## pow_5_pipe
module pow_5_pipe
(
    input             clock,
    input      [17:0] n,
    output reg [17:0] n_pow_5
);
Size in the first run: ~120 flip-flops, roughly 37 I/O pins, ~23000 um^2 of cells after synthesis.
Settings: LEC_CHECK=0, ABC_AREA=1, CAP_MARGIN=20, CORE_ASPECT_RATIO=1.43, CORE_MARGIN=2, CORE_UTILIZATION=72, CTS_CLUSTER_SIZE=10, SLEW_MARGIN=20; clock period 4.27 ns.
run.sh (not shown) runs the stock make flow with config.mk's settings and CLKGATE_MAP_FILE=.
The baseline aborted during global routing.
Change:
ABC_AREA = default   (was 1)
CORE_ASPECT_RATIO = default   (was 1.43)
CORE_UTILIZATION = 40   (was 72)
CTS_CLUSTER_SIZE = default   (was 10)
clock period = 6.4 ns   (was 4.27 ns; I/O delays follow)
This time the run produced a clean layout.
Synthesized area decreases by a few percent.
Die size increases by well over a third.
Synthesized cell count decreases by about a fifth.

* * *

Setup of v56:
Starting RTL as in the previous note.
make LEC_CHECK=0 CAP_MARGIN=0 CORE_MARGIN=2 CORE_UTILIZATION=72 CTS_CLUSTER_DIAMETER=210 PLACE_DENSITY_LB_ADDON=0.02 SETUP_SLACK_MARGIN=-0.36 SLEW_MARGIN=20 finish   # period 4.31 ns
v56 -> stages 100% | layout checks FAIL | setup timing
#### Input delta (v19 over v56)
diff --git a/flow/config.mk b/flow/config.mk
--- a/flow/config.mk
+++ b/flow/config.mk
@@ -8 +8 @@
-export CAP_MARGIN = 0
+export CAP_MARGIN = 20
@@ -10,4 +10 @@
-export CORE_UTILIZATION = 72
-export CTS_CLUSTER_DIAMETER = 210
-export PLACE_DENSITY_LB_ADDON = 0.02
-export SETUP_SLACK_MARGIN = -0.36
+export CORE_UTILIZATION = 65
==> flow/constraint.sdc <==
create_clock -name core_clock -period 5.23 [get_ports {clock}]
set_input_delay 1.0460 -clock core_clock [delete_from_list [all_inputs] [get_ports {clock}]]
set_output_delay 1.0460 -clock core_clock [all_outputs]
set_load 0.01 [all_outputs]
[summary]
Diff v56 and v19: count of clock-buffer cells in the layout higher in v56
Final period utilization in v19 is 19 points lower than in v56
v19 had finished all stages when the layout checks came back failing, citing setup timing.
The instance area at placement of v19 is lower than that of v56.
Cell depth of the worst flop-to-flop path: v19 > v56
v19 vs v56, source of the critical timing path: n[3] vs n[4]
From v56 to v19 the numbers moved as follows: routed wire length went down 20000 um, fraction of synthesis flops using an asynchronous set or reset pin level, cell area fell by 8.1%, multi-input logic portion of the cell area moved up.
The following lists how v13 was set up differently from v19:
diff --git a/flow/config.mk b/flow/config.mk
--- a/flow/config.mk
+++ b/flow/config.mk
@@ -7,0 +8 @@
+export ABC_AREA = 1
@@ -10 +11 @@
-export CORE_UTILIZATION = 65
+export CORE_UTILIZATION = 72
==> flow/constraint.sdc <==
create_clock -name core_clock -period 4.27 [get_ports {clock}]
set_input_delay 0.8540 -clock core_clock [delete_from_list [all_inputs] [get_ports {clock}]]
set_output_delay 0.8540 -clock core_clock [all_outputs]
set_load 0.01 [all_outputs]
--- outcome ---
- Seen in the log of v13: GRT-0232 during 5_1_grt, after which the run never completed.
- From v19 to v13, level count of the clock H-tree did not move at all.
- In v13 the total setup buffers inserted after CTS turned out 55 higher than in v19.
- Compared with v19, v13 shows a higher weighted congestion at the end of routability-driven global placement.
- Measured against v13, the area after synthesis of v19 comes out at 0.933 times the reference value.
- Worst slack at placement for v13: 0.62 ns down relative to v19
Edits applied to the flow inputs when going from v13 to v32:
diff --git a/flow/config.mk b/flow/config.mk
--- a/flow/config.mk
+++ b/flow/config.mk
@@ -8 +7,0 @@
-export ABC_AREA = 1
@@ -11 +10 @@
-export CORE_UTILIZATION = 72
+export CORE_UTILIZATION = 40
==> flow/constraint.sdc <==
create_clock -name core_clock -period 6.23 [get_ports {clock}]
set_input_delay 1.2460 -clock core_clock [delete_from_list [all_inputs] [get_ports {clock}]]
set_output_delay 1.2460 -clock core_clock [all_outputs]
set_load 0.01 [all_outputs]
- v32 completed; timing, DRC and antenna clean
- On synthesis area per yosys: between v13 and v32, it ends up higher for v13.
- Cell area reported after detailed placement, v13 and v32, lower one = v32.
- On fraction of synthesized area in multiplexers, v13 and v32 are basically level.
- Note that the vertical die dimension recorded for v32 amounts to 1.3 times the value seen in v13.
- v13 → v32: die span in x went up by 52 um; floorplan-stage core utilization dropped 33 points; TritonCTS sink count flat; core box area went up 70%.

* * *

The RTL this note starts from:
==> flow/design.v <==
module pow_5_pipe
(
    input             clock,
    input      [17:0] n,
    output reg [17:0] n_pow_5
);
    reg [17:0] n_1, n_2, n_3;
    reg [17:0] n_pow_2, n_pow_3, n_pow_4;
    always @(posedge clock)
    begin
        n_1 <= n;
        n_2 <= n_1;
        n_3 <= n_2;
        n_pow_2 <= n * n;
        n_pow_3 <= n_pow_2 * n_1;
        n_pow_4 <= n_pow_3 * n_2;
        n_pow_5 <= n_pow_4 * n_3;
    end
endmodule
export LEC_CHECK = 0
export ABC_AREA = 0
export CAP_MARGIN = 40
export CORE_MARGIN = 2
export CORE_UTILIZATION = 38
export CTS_CLUSTER_DIAMETER = 396
export CTS_CLUSTER_SIZE = 99
export PLACE_DENSITY = 0.68
export SETUP_SLACK_MARGIN = 0.19
export SLEW_MARGIN = 20
export TNS_END_PERCENT = 5
create_clock -name core_clock -period 4.34 [get_ports {clock}]
The baseline produced a layout that fails on setup timing.
Rerun with:
Settings changed: ABC_AREA 0 to 1, CORE_UTILIZATION 38 to 16, CTS_CLUSTER_DIAMETER 396 to not set, CTS_CLUSTER_SIZE 99 to not set, SLEW_MARGIN 20 to 0, TNS_END_PERCENT 5 to not set.
Outcome: The new run finished but failed the layout checks on setup timing. Design area climbs by a quarter to a third. Hold slack improves by 0.061 ns. Wire length rose by about a fifth. Via count went up by about a fifth. Cell count increases by well over a third. Sequential cell count is unchanged. Synthesized area is higher by a little under a tenth. Die size climbs to 2.5 times its value. Worst setup slack gets better by 0.070 ns. First-iteration DRC count rises by a little under a tenth.
Rerun with:
Settings changed: ABC_AREA 1 to 0, CORE_UTILIZATION 16 to 67, PLACE_DENSITY 0.68 to 0.6, SLEW_MARGIN 0 to 20.
Clock period 4.34 ns to 5.16 ns, I/O delays scaled along.
=>
- The new run produced a layout that fails on setup timing
- synthesized cell count came out lower by 22%
- final area shrinks by 21%
- setup slack gains 0.50 ns
- utilization rises by 58 points
- global-route usage rises by 25 points
- count of clock-buffer cells in the layout falls by 1
Rerun with:
Settings changed: ABC_AREA 0 to 1, CORE_UTILIZATION 67 to 72, CTS_CLUSTER_SIZE set to 89, PLACE_DENSITY 0.6 to 0.35.
Clock period 5.16 ns to 5.04 ns, I/O delays scaled along.
After rerunning: The new run reached the layout checks and failed them: setup timing; register-to-register slack is worse by 0.17 ns; routed wire length rises by 27%; die size barely changes; final cell count went up by 22%; design area grows by about 9%; critical path depth is higher by 2; worst setup slack loses 0.071 ns; count of clock-buffer cells in the layout rises by 1; utilization went up by 8.5 points.

* * *

// pow_5_pipe: RTL as listed in full above, without the edits since
clock: 4.54 ns
lec_check: 0
abc_area: 0
cap_margin: 40
core_aspect_ratio: 0.91
core_margin: 2
core_utilization: 72
cts_cluster_diameter: 382
cts_cluster_size: 22
place_density_lb_addon: 0.04
setup_slack_margin: -0.45
slew_margin: 20
The baseline finished but fails on negative setup slack.
Change:
==> flow/config.mk (replaced) <==
export PLATFORM = sky130hd
export DESIGN_NAME = pow_5_pipe
export DESIGN_NICKNAME = pow_5_pipe
export VERILOG_FILES = /design/flow/design.v
export SDC_FILE = /design/flow/constraint.sdc
export NUM_CORES = 4
export LEC_CHECK = 0
export CAP_MARGIN = 20
export CORE_MARGIN = 2
export CORE_UTILIZATION = 40
export SLEW_MARGIN = 20
==> flow/constraint.sdc (replaced) <==
create_clock -name core_clock -period 5.21 [get_ports {clock}]
set_input_delay 1.0420 -clock core_clock [delete_from_list [all_inputs] [get_ports {clock}]]
set_output_delay 1.0420 -clock core_clock [all_outputs]
set_load 0.01 [all_outputs]
=> The new run finished but fails on negative setup slack; area after synthesis does not change; via count shrinks by roughly a tenth; clock skew stays flat; worst hold slack got worse by 0.030 ns; critical path depth is higher by 4; final cell count is higher by a few percent; utilization is lower by 43 points; flip-flop count does not change; cell area falls by a few percent.
Change:
--- a/flow/config.mk
+++ b/flow/config.mk
@@ -8,4 +8,4 @@
 export CAP_MARGIN = 20
 export CORE_MARGIN = 2
-export CORE_UTILIZATION = 40
+export CORE_UTILIZATION = 69
 export SLEW_MARGIN = 20
==> flow/constraint.sdc (replaced) <==
create_clock -name core_clock -period 6.23 [get_ports {clock}]
set_input_delay 1.2460 -clock core_clock [delete_from_list [all_inputs] [get_ports {clock}]]
set_output_delay 1.2460 -clock core_clock [all_outputs]
set_load 0.01 [all_outputs]
Effect:
- With this change the flow completed with no timing, DRC or antenna violations
- cell count went down by 13%
- die size went down by 41%
- final area fell by 7.0%
- global-route usage went up by 14 points
- setup slack gets better by 0.40 ns
- worst hold slack gets worse by 0.012 ns
- clock skew is about the same
- first-iteration DRC count increases by 33%
- register-to-register slack gets better by 0.52 ns
Change:
--- a/flow/config.mk
+++ b/flow/config.mk
@@ -8,4 +8,6 @@
 export CAP_MARGIN = 20
 export CORE_MARGIN = 2
-export CORE_UTILIZATION = 69
+export CORE_UTILIZATION = 40
+export MAX_ROUTING_LAYER = met4
+export SETUP_SLACK_MARGIN = 1.39
 export SLEW_MARGIN = 20
==> flow/constraint.sdc (replaced) <==
create_clock -name core_clock -period 6.4 [get_ports {clock}]
set_input_delay 1.2800 -clock core_clock [delete_from_list [all_inputs] [get_ports {clock}]]
set_output_delay 1.2800 -clock core_clock [all_outputs]
set_load 0.01 [all_outputs]
What happened:
- critical path depth stays the same
- final area went up by 6.6%
- routed wire length decreases by 1.3%
- clock skew went up by 0.0051 ns
- hold slack gets better by 0.0070 ns
- non-clock buffer count came out higher by 20
- worst setup slack improved by 0.79 ns
Change:
--- a/flow/config.mk
+++ b/flow/config.mk
@@ -8,6 +8,6 @@
 export CAP_MARGIN = 20
 export CORE_MARGIN = 2
-export CORE_UTILIZATION = 40
-export MAX_ROUTING_LAYER = met4
-export SETUP_SLACK_MARGIN = 1.39
+export CORE_UTILIZATION = 64
+export CTS_CLUSTER_DIAMETER = 306
+export CTS_CLUSTER_SIZE = 100
 export SLEW_MARGIN = 20
After rerunning: The changed run produced a clean layout. Global-route usage rose by 12 points. Clock skew barely changes. Setup slack is worse by 0.83 ns. Sequential cell count stays the same. First-iteration DRC count fell by 9.0%. Die area fell by about 37%. Non-clock buffer count fell by 26.
